==> flow/design.v (excerpt) <==
module alu_top #(
    parameter A_WIDTH_TOP = 16,
    parameter B_WIDTH_TOP = 16
) (
    input   CLK,rst,
    input   [3 : 0] ALU_FUNC,
    input   [A_WIDTH_TOP - 1 : 0] A,
    input   [B_WIDTH_TOP - 1 : 0] B,
    output  [A_WIDTH_TOP + B_WIDTH_TOP - 1 : 0] Arith_OUT, Logic_OUT, CMP_OUT,Shift_OUT,
    output  Carry_OUT, Arith_Flag, Logic_Flag, CMP_Flag, Shift_Flag
);
make LEC_CHECK=0 ABC_AREA=1 CAP_MARGIN=20 CELL_PAD_IN_SITES_DETAIL_PLACEMENT=2 CORE_ASPECT_RATIO=0.71 CORE_MARGIN=3 CORE_UTILIZATION=40 GPL_ROUTABILITY_DRIVEN=0 MIN_ROUTING_LAYER=met1 SLEW_MARGIN=20 TNS_END_PERCENT=90 finish   # period 130.0 ns
run.sh (not shown) runs the stock make flow with config.mk's settings and CLKGATE_MAP_FILE=.
The starting point never finished: it broke off in detailed placement (3_5_place_dp) (DPL-0033).
Next try:
==> flow/config.mk (replaced) <==
export PLATFORM = sky130hd
export DESIGN_NAME = alu_top
export DESIGN_NICKNAME = alu_top
export VERILOG_FILES = /design/flow/design.v
export SDC_FILE = /design/flow/constraint.sdc
export NUM_CORES = 4
export LEC_CHECK = 0
export ABC_AREA = 1
export CAP_MARGIN = 15
export CORE_MARGIN = 2
export CORE_UTILIZATION = 71
export CTS_CLUSTER_DIAMETER = 323
export CTS_CLUSTER_SIZE = 59
export MAX_ROUTING_LAYER = met4
export PLACE_DENSITY = 0.66
export SLEW_MARGIN = 20
- With this change the flow ran to the end with no violations
- area after synthesis does not change
- die size is lower by 44%
- synthesized cell count does not change


alu_top again, from the RTL that the note above started with.
clock: 61.4 ns
lec_check: 0
cap_margin: 40
core_margin: 2
core_utilization: 72
cts_cluster_diameter: 393
cts_cluster_size: 99
place_density: 0.37
slew_margin: 20
tns_end_percent: 10
The baseline ended with an error in detailed placement.
Next try:
==> flow/config.mk (replaced) <==
export PLATFORM = sky130hd
export DESIGN_NAME = alu_top
export DESIGN_NICKNAME = alu_top
export VERILOG_FILES = /design/flow/design.v
export SDC_FILE = /design/flow/constraint.sdc
export NUM_CORES = 4
export LEC_CHECK = 0
export CAP_MARGIN = 20
export CORE_MARGIN = 2
export CORE_UTILIZATION = 65
export MAX_ROUTING_LAYER = met4
export SLEW_MARGIN = 20
==> flow/constraint.sdc (replaced) <==
create_clock -name core_clock -period 105.0 [get_ports {CLK}]
set_input_delay 21.0000 -clock core_clock [delete_from_list [all_inputs] [get_ports {CLK}]]
set_output_delay 21.0000 -clock core_clock [all_outputs]
set_load 0.01 [all_outputs]
=> The new run passed the timing, design-rule and antenna checks. Die area grows by 11%. Synthesized area is unchanged. Synthesized cell count does not change.


Setup of run 1:
alu_top again, from the RTL that the note above started with.
Settings: LEC_CHECK=0, ABC_AREA=1, CAP_MARGIN=40, CORE_MARGIN=2, CORE_UTILIZATION=71, CTS_CLUSTER_DIAMETER=323, CTS_CLUSTER_SIZE=59, MAX_ROUTING_LAYER=met4, PLACE_DENSITY=0.66, SLEW_MARGIN=20; clock period 130.0 ns.
Relative to run 1, the following input files were edited for run 2:
==> flow/config.mk <==
export PLATFORM = sky130hd
export DESIGN_NAME = alu_top
export DESIGN_NICKNAME = alu_top
export VERILOG_FILES = /design/flow/design.v
export SDC_FILE = /design/flow/constraint.sdc
export NUM_CORES = 4
export LEC_CHECK = 0
export CAP_MARGIN = 20
export CORE_ASPECT_RATIO = 0.5
export CORE_MARGIN = 2
export CORE_UTILIZATION = 65
export CTS_CLUSTER_SIZE = 100
export PLACE_DENSITY_LB_ADDON = 0.02
export SLEW_MARGIN = 20
export TNS_END_PERCENT = 10
==> comparison <==
Compared with run 1, run 2 shows a area reported by Yosys stat that is 3.0% lower.
Summary — post-synthesis instance total, run 2 relative to run 1: lower, by about 17%.
Run 2 closes out successfully: all stages finished, all timing, DRC and antenna checks passed.
Between run 1 and run 2, the cell count went down.
Relative to run 2, the following input files were edited for run 3:
diff --git a/flow/config.mk b/flow/config.mk
--- a/flow/config.mk
+++ b/flow/config.mk
@@ -9,5 +9,4 @@
 export CORE_ASPECT_RATIO = 0.5
-export CORE_MARGIN = 2
+export CORE_MARGIN = 7
 export CORE_UTILIZATION = 65
-export CTS_CLUSTER_SIZE = 100
 export PLACE_DENSITY_LB_ADDON = 0.02
==> results <==
- No stage failed in run 3, and the final checks on the layout all came back clean.
- Run 2 → run 3: die area moved up; final weighted congestion of routability-driven global placement level; worst setup slack moved down.
- Going from run 2 to run 3, count of clock-buffer cells in the layout did not really move; post-route cell area has remained practically unchanged; peak clock frequency supported by timing went down 0.56%.
diff inputs: run 3 => run 4
==> flow/config.mk <==
export PLATFORM = sky130hd
export DESIGN_NAME = alu_top
export DESIGN_NICKNAME = alu_top
export VERILOG_FILES = /design/flow/design.v
export SDC_FILE = /design/flow/constraint.sdc
export NUM_CORES = 4
export LEC_CHECK = 0
export CAP_MARGIN = 20
export CELL_PAD_IN_SITES_DETAIL_PLACEMENT = 2
export CORE_ASPECT_RATIO = 0.71
export CORE_MARGIN = 2
export CORE_UTILIZATION = 40
export GPL_ROUTABILITY_DRIVEN = 0
export MIN_ROUTING_LAYER = met2
export SLEW_MARGIN = 20
export TNS_END_PERCENT = 90
Results
- Run 3 and run 4: one clean run, run 3; the rest did not finish clean.
- For number of standard-cell rows in the floorplan, dividing the value from run 3 by the value from run 4 gives 0.65.
- The number of different library cells in the post-synthesis netlist was comparable across run 4 and run 3.
- Gate count after technology mapping: run 4 vs run 3 identical
- The synthesized area was comparable across run 4 and run 3.


alu_top again, from the RTL that the note above started with.
make LEC_CHECK=0 CAP_MARGIN=20 CORE_MARGIN=2 CORE_UTILIZATION=40 SLEW_MARGIN=20 finish   # period 124.0 ns
Next try:
- ABC_AREA: not set -> 1
- CORE_UTILIZATION: 40 -> 72
- CTS_CLUSTER_SIZE: not set -> 100
- PLACE_DENSITY: not set -> 0.4
- clock period: 124.0 -> 126.0 ns (I/O delays scaled with it)
Setup slack gains 3.4 ns.
First-iteration DRC count grows by about 11%.
Flip-flop count is unchanged.
Sequential share of layout area hardly moves.
Clock-buffer cell count shrinks by 1.
Final area grows by 0.38%.
Synthesized area grows by about 3%.
Register-to-register slack gains 3.1 ns.
Via count grows by about 6%.
Synthesized cell count grows by 21%.
Next try:
- ABC_AREA: 1 -> not set
- CORE_UTILIZATION: 72 -> 40
- CTS_CLUSTER_SIZE: 100 -> not set
- PLACE_DENSITY: 0.4 -> not set
- clock period: 126.0 -> 130.0 ns (I/O delays scaled with it)
The new run produced a clean layout.
Clock skew stays the same.
Count of clock-buffer cells in the layout went up by 1.
Cell count went down by a little under a tenth.
Global-route usage went down by 15 points.
Wire length went up by roughly a tenth.
Sequential share of layout area is about the same.
Next try:
- CORE_ASPECT_RATIO: not set -> 1.73
- CORE_MARGIN: 2 -> 9
- CORE_UTILIZATION: 40 -> 65
- PLACE_DENSITY_LB_ADDON: not set -> 0.02
- TNS_END_PERCENT: not set -> 10
What happened: The new run passed the timing, design-rule and antenna checks. Maximum frequency goes down by 1.0%. Flip-flop count is unchanged. Final cell count is lower by 8.1%. Count of clock-buffer cells in the layout is unchanged. Via count rises by 6.1%. Setup slack is worse by 1.2 ns. Non-clock buffer count came out lower by 3.


alu_top again, from the RTL that the note above started with.
make LEC_CHECK=0 ABC_AREA=1 CAP_MARGIN=20 CORE_ASPECT_RATIO=0.69 CORE_MARGIN=2 CORE_UTILIZATION=72 CTS_CLUSTER_DIAMETER=284 CTS_CLUSTER_SIZE=100 PLACE_DENSITY=0.4 SLEW_MARGIN=20 TNS_END_PERCENT=5 finish   # period 92.9 ns
The first run finished but fails on setup timing.
Next try:
- CORE_ASPECT_RATIO: 0.69 -> not set
- CTS_CLUSTER_DIAMETER: 284 -> not set
- PLACE_DENSITY: 0.4 -> not set
- PLACE_DENSITY_LB_ADDON: not set -> 0.02
- TNS_END_PERCENT: 5 -> not set
- clock period: 92.9 -> 126.0 ns (I/O delays scaled with it)
Now the flow completed with no timing, DRC or antenna violations.
Design area shrinks by roughly a tenth.
Global-route usage came out lower by 5.0 points.
Sequential cell count stays the same.
Utilization is lower by 12 points.
Setup slack gets better by 13 ns.
Next try:
- ABC_AREA: 1 -> not set
- CORE_UTILIZATION: 72 -> 65
- CTS_CLUSTER_DIAMETER: not set -> 78
- HOLD_SLACK_MARGIN: not set -> 0.27
- TNS_END_PERCENT: not set -> 10
- clock period: 126.0 -> 130.0 ns (I/O delays scaled with it)
Result: Wire length climbs by 2.9%; setup slack degrades by 2.3 ns; first-iteration DRC count climbs by 11%; die size went up by 7.3%; non-clock buffer count climbs by 19.


Starting RTL as in the previous note.
export LEC_CHECK = 0
export CAP_MARGIN = 0
export CORE_MARGIN = 2
export CORE_UTILIZATION = 72
export CTS_CLUSTER_DIAMETER = 393
export CTS_CLUSTER_SIZE = 99
export PLACE_DENSITY = 0.37
export SLEW_MARGIN = 20
export TNS_END_PERCENT = 10
create_clock -name core_clock -period 61.4 [get_ports {CLK}]
The first run ended with an error in 3_5_place_dp.
Edit:
==> flow/config.mk (replaced) <==
export PLATFORM = sky130hd
export DESIGN_NAME = alu_top
export DESIGN_NICKNAME = alu_top
export VERILOG_FILES = /design/flow/design.v
export SDC_FILE = /design/flow/constraint.sdc
export NUM_CORES = 4
export LEC_CHECK = 0
export CAP_MARGIN = 20
export CORE_ASPECT_RATIO = 0.71
export CORE_MARGIN = 2
export CORE_UTILIZATION = 40
export SLEW_MARGIN = 20
export TNS_END_PERCENT = 90
==> flow/constraint.sdc (replaced) <==
create_clock -name core_clock -period 130.0 [get_ports {CLK}]
set_input_delay 26.0000 -clock core_clock [delete_from_list [all_inputs] [get_ports {CLK}]]
set_output_delay 26.0000 -clock core_clock [all_outputs]
set_load 0.01 [all_outputs]
Effect: The changed run finished with timing, DRC and antenna clean. Synthesized cell count is unchanged. Die size rises by about 80%. Synthesized area stays the same.
Edit:
--- a/flow/config.mk
+++ b/flow/config.mk
@@ -6,8 +6,16 @@
 export NUM_CORES = 4
 export LEC_CHECK = 0
-export CAP_MARGIN = 20
-export CORE_ASPECT_RATIO = 0.71
-export CORE_MARGIN = 2
+export ABC_AREA = 0
+export CAP_MARGIN = 15
+export CELL_PAD_IN_SITES_DETAIL_PLACEMENT = 2
+export CELL_PAD_IN_SITES_GLOBAL_PLACEMENT = 3
+export CORE_ASPECT_RATIO = 1.84
+export CORE_MARGIN = 3
 export CORE_UTILIZATION = 40
+export CTS_CLUSTER_SIZE = 100
+export GPL_ROUTABILITY_DRIVEN = 0
+export MIN_ROUTING_LAYER = met2
+export PLACE_DENSITY = 0.46
+export SETUP_SLACK_MARGIN = 5.0
 export SLEW_MARGIN = 20
 export TNS_END_PERCENT = 90
The changed run passed the timing, design-rule and antenna checks. Cell count hardly moves. Setup slack gains 3.7 ns. Core utilization came out higher by 0.73 points. Synthesized cell count does not change. Wire length went up by 33%. Critical path depth is higher by 5.
